==> job 5970: inputs <==
==> flow/design.v <==
module alu #(parameter DATA_WIDTH = 32, OP = 3)
(
    input wire start,
    input wire clk,
    input wire reset_n,
    input wire [DATA_WIDTH - 1 : 0] A,
    input wire [DATA_WIDTH - 1 : 0] B,
    input wire [OP - 1 : 0] op,
    output reg [DATA_WIDTH - 1 : 0] result,
    output reg done
);
  localparam AND = 3'b000;   
  localparam OR  = 3'b001;   
  localparam ADD = 3'b010;   
  localparam NOP = 3'b011;   
  localparam SUB = 3'b100;   
  localparam MUL = 3'b101;   
  localparam SLT = 3'b110;   
  reg done_reg;
  reg [DATA_WIDTH - 1 : 0] result_reg;
  always @(posedge clk or negedge reset_n) begin
    if (!reset_n) begin
      result_reg <= 32'h00000000;
    end
    else begin
      if(start) begin
        case (op)
          AND: result_reg <=  A & B;
          OR : result_reg <=  A | B;
          ADD: result_reg <=  A + B;
          SUB: result_reg <=  A - B;
          MUL: result_reg <=  A * B;
          SLT: result_reg <= (A < B) ? 32'b1 : 32'b0;
          default: result_reg <= 32'h00000000;
        endcase
      end
    end
  end
  always @(posedge clk or negedge reset_n) begin
    if(!reset_n) begin
      done_reg <= 1'b0;
    end
    else begin
      if(start && (op != NOP)) begin
        done_reg <= 1'b1;
      end
      else begin
        done_reg <= 1'b0;
      end
    end
  end
  always @(posedge clk or negedge reset_n) begin
    if (!reset_n) begin
      done <= 1'b0;
    end
    else begin
      done <= done_reg;
    end
  end
  always @(posedge clk or negedge reset_n) begin
    if (!reset_n) begin
      result <= 32'h00000000;
    end
    else begin
      result <= result_reg;
    end
  end
endmodule
==> flow/run.sh <==
#!/bin/bash
# the make line also repeats each setting of config.mk as NAME=value (left out here)
make -C /OpenROAD-flow-scripts/flow DESIGN_CONFIG=/design/flow/config.mk WORK_HOME=/design/flow/orfs CLKGATE_MAP_FILE= finish
==> flow/config.mk <==
export PLATFORM = sky130hd
export DESIGN_NAME = alu
export DESIGN_NICKNAME = alu
export VERILOG_FILES = /design/flow/design.v
export SDC_FILE = /design/flow/constraint.sdc
export NUM_CORES = 4
export LEC_CHECK = 0
export CAP_MARGIN = 20
export CORE_MARGIN = 2
export CORE_UTILIZATION = 57
export SLEW_MARGIN = 20
==> flow/constraint.sdc <==
create_clock -name core_clock -period 7.78 [get_ports {clk}]
set_input_delay 1.5560 -clock core_clock [delete_from_list [all_inputs] [get_ports {clk}]]
set_output_delay 1.5560 -clock core_clock [all_outputs]
set_load 0.01 [all_outputs]
==> inputs of job 7619, as changes to job 5970 <==
ABC_AREA = 1   (was unset)
CORE_UTILIZATION = 53   (was 57)
CTS_CLUSTER_DIAMETER = 378   (was unset)
CTS_CLUSTER_SIZE = 98   (was unset)
MAX_ROUTING_LAYER = met4   (was unset)
PLACE_DENSITY = 0.84   (was unset)
==> flow/constraint.sdc (replaced) <==
create_clock -name core_clock -period 9.5 [get_ports {clk}]
set_input_delay 1.9000 -clock core_clock [delete_from_list [all_inputs] [get_ports {clk}]]
set_output_delay 1.9000 -clock core_clock [all_outputs]
set_load 0.01 [all_outputs]
==> results <==
Number of cells traversed by the worst register-to-register path: job 7619 2; job 5970 6
Critical path data arrival time: job 7619 9.31 ns; job 5970 8.54 ns
First-pass GRT wire length: job 7619 124.4 mm; job 5970 140.4 mm
Dpl ws: job 7619 0.2347 ns; job 5970 -1.330 ns
Status: job 7619 finished clean; job 5970 complete, but fails checks
Violated checks: job 7619 -; job 5970 setup timing
Non-CTS inverters: job 7619 961; job 5970 476
Setup total negative slack: job 7619 0 ns; job 5970 -5.907 ns
Distinct cells, synth: job 7619 51; job 5970 80
Number of nets at the end of the flow: job 7619 4194; job 5970 3776
Dpl cell area: job 7619 26230 um^2; job 5970 26130 um^2
Fillers: job 7619 4134; job 5970 2525
Chip height: job 7619 216.9 um; job 5970 200.4 um
Proportion of cell area occupied by registers: job 7619 6.222%; job 5970 5.616%
#MultiIn Comb: job 7619 2247; job 5970 1950

========
==> inputs of job 4093 <==
RTL: the design.v shown in full above, as it stands there.
make LEC_CHECK=0 CAP_MARGIN=20 CORE_MARGIN=2 CORE_UTILIZATION=70 CTS_CLUSTER_SIZE=37 HOLD_SLACK_MARGIN=0.29 SETUP_SLACK_MARGIN=-0.65 SLEW_MARGIN=20 finish   # period 7.61 ns
run.sh (not shown) runs the stock make flow with config.mk's settings and CLKGATE_MAP_FILE=.
==> inputs of job 5664, as changes to job 4093 <==
- ABC_AREA: default -> 0
- CORE_ASPECT_RATIO: default -> 0.96
- CORE_UTILIZATION: 70 -> 72
- CTS_CLUSTER_SIZE: 37 -> 29
- HOLD_SLACK_MARGIN: 0.29 -> default
- PLACE_DENSITY: default -> 0.67
- SETUP_SLACK_MARGIN: -0.65 -> 3.14
- SLEW_MARGIN: 20 -> 10
==> flow/constraint.sdc (replaced) <==
create_clock -name core_clock -period 12.4 [get_ports {clk}]
set_input_delay 2.4800 -clock core_clock [delete_from_list [all_inputs] [get_ports {clk}]]
set_output_delay 2.4800 -clock core_clock [all_outputs]
set_load 0.01 [all_outputs]
==> commit_impl_results.txt <==
Store results of the implementation flow

* Total half-perimeter wirelength after legalization and detailed placement: between 60 and 70 mm
- Number of gates resized after CTS: 284
- GR Util All Layers: between 60% and 70%
- Gr ovfl total: 5
- In this run the standard cell core region covers roughly 30000 um^2.
- Status: stopped before the end
- Global-route met2 utilization: 86.9%
* Last stage the flow got to: 5_1_grt
* Error: [ERROR GRT-0116] Global routing finished with congestion. Check the congestion regions in the DRC Viewer.
* Placed insts: between 3000 and 4000
- Initial core utilization: roughly three quarters
(the above is from job 5664)
==> commit_impl_results.txt <==
Store results of the implementation flow

* Initial core utilization: a little under three quarters
* Final setup slack of the worst path: -0.608 ns
- The initial antenna violation count was 8.
* Slowest cell on crit path: fa_1
* GR Util All Layers: between 50 and 60%
- The placement summary gives the final routability congestion estimate as 1.09.
- Data arrival time at the worst-slack endpoint: roughly 8.4 ns
- And+or+nand+nor area frac: 15.3%
- The timing report notes that buffer and inverter cells on the critical path total 7.
- From the final report, the count of setup violators was given as 20.
* Gr ovfl total: 0
- Max cap viols: 0
- Status: finished with violations
- Setup repair after global routing could not meet its margin everywhere.
- For met2 alone, demand over resource in global routing was 83.8%.
- The layout checks failed on setup timing.
- Of all the cell area in the finished design, the clock network holds roughly 1.1%.
- Area of the placeable core: between 30000 and 40000 um^2
(the above is from job 4093)

========
==> exp/lagoon: inputs <==
RTL: the design.v shown in full above, as it stands there.
Settings: LEC_CHECK=0, ABC_AREA=0, CAP_MARGIN=20, CORE_ASPECT_RATIO=0.96, CORE_MARGIN=2, CORE_UTILIZATION=52, CTS_CLUSTER_SIZE=29, PLACE_DENSITY_LB_ADDON=0.07, SETUP_SLACK_MARGIN=-0.48, SLEW_MARGIN=10; clock period 7.68 ns.
==> exp/xenon: changes against exp/lagoon <==
- ABC_AREA: 0 -> not set
- CORE_ASPECT_RATIO: 0.96 -> not set
- CORE_UTILIZATION: 52 -> 63
- CTS_CLUSTER_DIAMETER: not set -> 213
- CTS_CLUSTER_SIZE: 29 -> 98
- PLACE_DENSITY_LB_ADDON: 0.07 -> not set
- SETUP_SLACK_MARGIN: -0.48 -> not set
- SLEW_MARGIN: 10 -> 20
==> flow/constraint.sdc (replaced) <==
create_clock -name core_clock -period 4.03 [get_ports {clk}]
set_input_delay 0.8060 -clock core_clock [delete_from_list [all_inputs] [get_ports {clk}]]
set_output_delay 0.8060 -clock core_clock [all_outputs]
set_load 0.01 [all_outputs]
==> results.json <==
{
  "status": "finished with violations",
  "vias": 20510,
  "pre_cts_ws_ps": -1314,
  "clkCellAreaFrac": 0.01276,
  "so.violations": "setup timing",
  "drtIter0Drc": 1786,
  "wl_met1_microns": 33120,
  "final_cells": 3520,
  "fin_ws_ps": -370.5,
  "num_antenna_cells": 2,
  "setup_violations": 18,
  "finalHoldViolCount": 0,
  "final_area_sq_mm": 0.02667
}
-- figures above: exp/lagoon

==> results.json <==
{
  "status": "stopped before the end",
  "stop_stage": "global routing (5_1_grt)",
  "stop_error": "[ERROR GRT-0116] Global routing finished with congestion. Check the congestion regions in the DRC Viewer.",
  "netlist_top_cells_count": "inv_1 (457), fa_1 (410), nor2_1 (384), nand2_1 (289), ha_1 (219)",
  "logic_family": "adder cells",
  "initial_core_util": 0.6381,
  "syn_nets": 3320,
  "yosys_area_sq_mm": 0.02199,
  "grt-ovfl-total": 16,
  "yosys.area_share.aoi": 0.1252,
  "pre_cts_ws_ps": -4213,
  "edf_count": 0,
  "rows": 68,
  "adder_share": 0.4980,
  "cts_max_path_buffers": 2,
  "grt_busiest_layer": "met2"
}
-- figures above: exp/xenon


========
==> job 2852 <==
RTL: the design.v shown in full above, as it stands there.
==> flow/config.mk <==
export PLATFORM = sky130hd
export DESIGN_NAME = alu
export DESIGN_NICKNAME = alu
export VERILOG_FILES = /design/flow/design.v
export SDC_FILE = /design/flow/constraint.sdc
export NUM_CORES = 4
export LEC_CHECK = 0
export ABC_AREA = 1
export CAP_MARGIN = 20
export CORE_MARGIN = 2
export CORE_UTILIZATION = 70
export CTS_CLUSTER_DIAMETER = 378
export CTS_CLUSTER_SIZE = 100
export MAX_ROUTING_LAYER = met4
export SLEW_MARGIN = 20
export TNS_END_PERCENT = 10
==> flow/constraint.sdc <==
create_clock -name core_clock -period 9.5 [get_ports {clk}]
set_input_delay 1.9000 -clock core_clock [delete_from_list [all_inputs] [get_ports {clk}]]
set_output_delay 1.9000 -clock core_clock [all_outputs]
set_load 0.01 [all_outputs]
==> job 4607 (differences from job 2852) <==
- CELL_PAD_IN_SITES_DETAIL_PLACEMENT: default -> 2
- CELL_PAD_IN_SITES_GLOBAL_PLACEMENT: default -> 1
- CORE_ASPECT_RATIO: default -> 0.53
- CORE_MARGIN: 2 -> 4
- CORE_UTILIZATION: 70 -> 40
- CTS_CLUSTER_DIAMETER: 378 -> default
- CTS_CLUSTER_SIZE: 100 -> 42
- GPL_ROUTABILITY_DRIVEN: default -> 0
- MAX_ROUTING_LAYER: met4 -> default
- MIN_ROUTING_LAYER: default -> met2
- PLACE_DENSITY: default -> 0.73
- SETUP_SLACK_MARGIN: default -> 0.27
- SLEW_MARGIN: 20 -> 40
- TNS_END_PERCENT: 10 -> 85
==> job 9546 (differences from job 2852) <==
- ABC_AREA: 1 -> default
- CTS_CLUSTER_DIAMETER: 378 -> 363
- CTS_CLUSTER_SIZE: 100 -> 37
- MAX_ROUTING_LAYER: met4 -> default
- TNS_END_PERCENT: 10 -> 5
==> flow/constraint.sdc (replaced) <==
create_clock -name core_clock -period 7.72 [get_ports {clk}]
set_input_delay 1.5440 -clock core_clock [delete_from_list [all_inputs] [get_ports {clk}]]
set_output_delay 1.5440 -clock core_clock [all_outputs]
set_load 0.01 [all_outputs]
==> qor summary <==
quantity	job 9546	job 2852	job 4607
Run status	stopped before the end	no timing/DRC/antenna violations	stopped before the end
Stage where the flow stopped	global routing	-	global routing
Gate count after technology mapping	2621	3413	3413
RePlAce Congestion	1.060	1.034	-
Cells resized by post-CTS repair	335	0	81
Area of placed instances	25720 um2	25900 um2	26430 um2
Mux frac, synth	0.6089%	0%	0%
Pre-placement core utilization	71.50%	71.29%	40.41%
Distinct lib cells	80	51	51
Dpl ws	-1.250 ns	-0.02070 ns	-0.7201 ns
Synthesized area per cell	8.388 um2	7.039 um2	7.039 um2
Floorplan row count	64	67	65
Complex-gate fraction of the synthesized area	12.52%	8.452%	8.452%
Height of the chip	181.2 um	189.3 um	186.4 um
Floorplan die area	32840 um2	35820 um2	64250 um2
Core Region	30750 um2	33700 um2	59450 um2
Net count entering floorplan	3320	4112	4112
Post-DP HPWL	73140 um	70210 um	111200 um
YS chip area	21990 um2	24030 um2	24030 um2
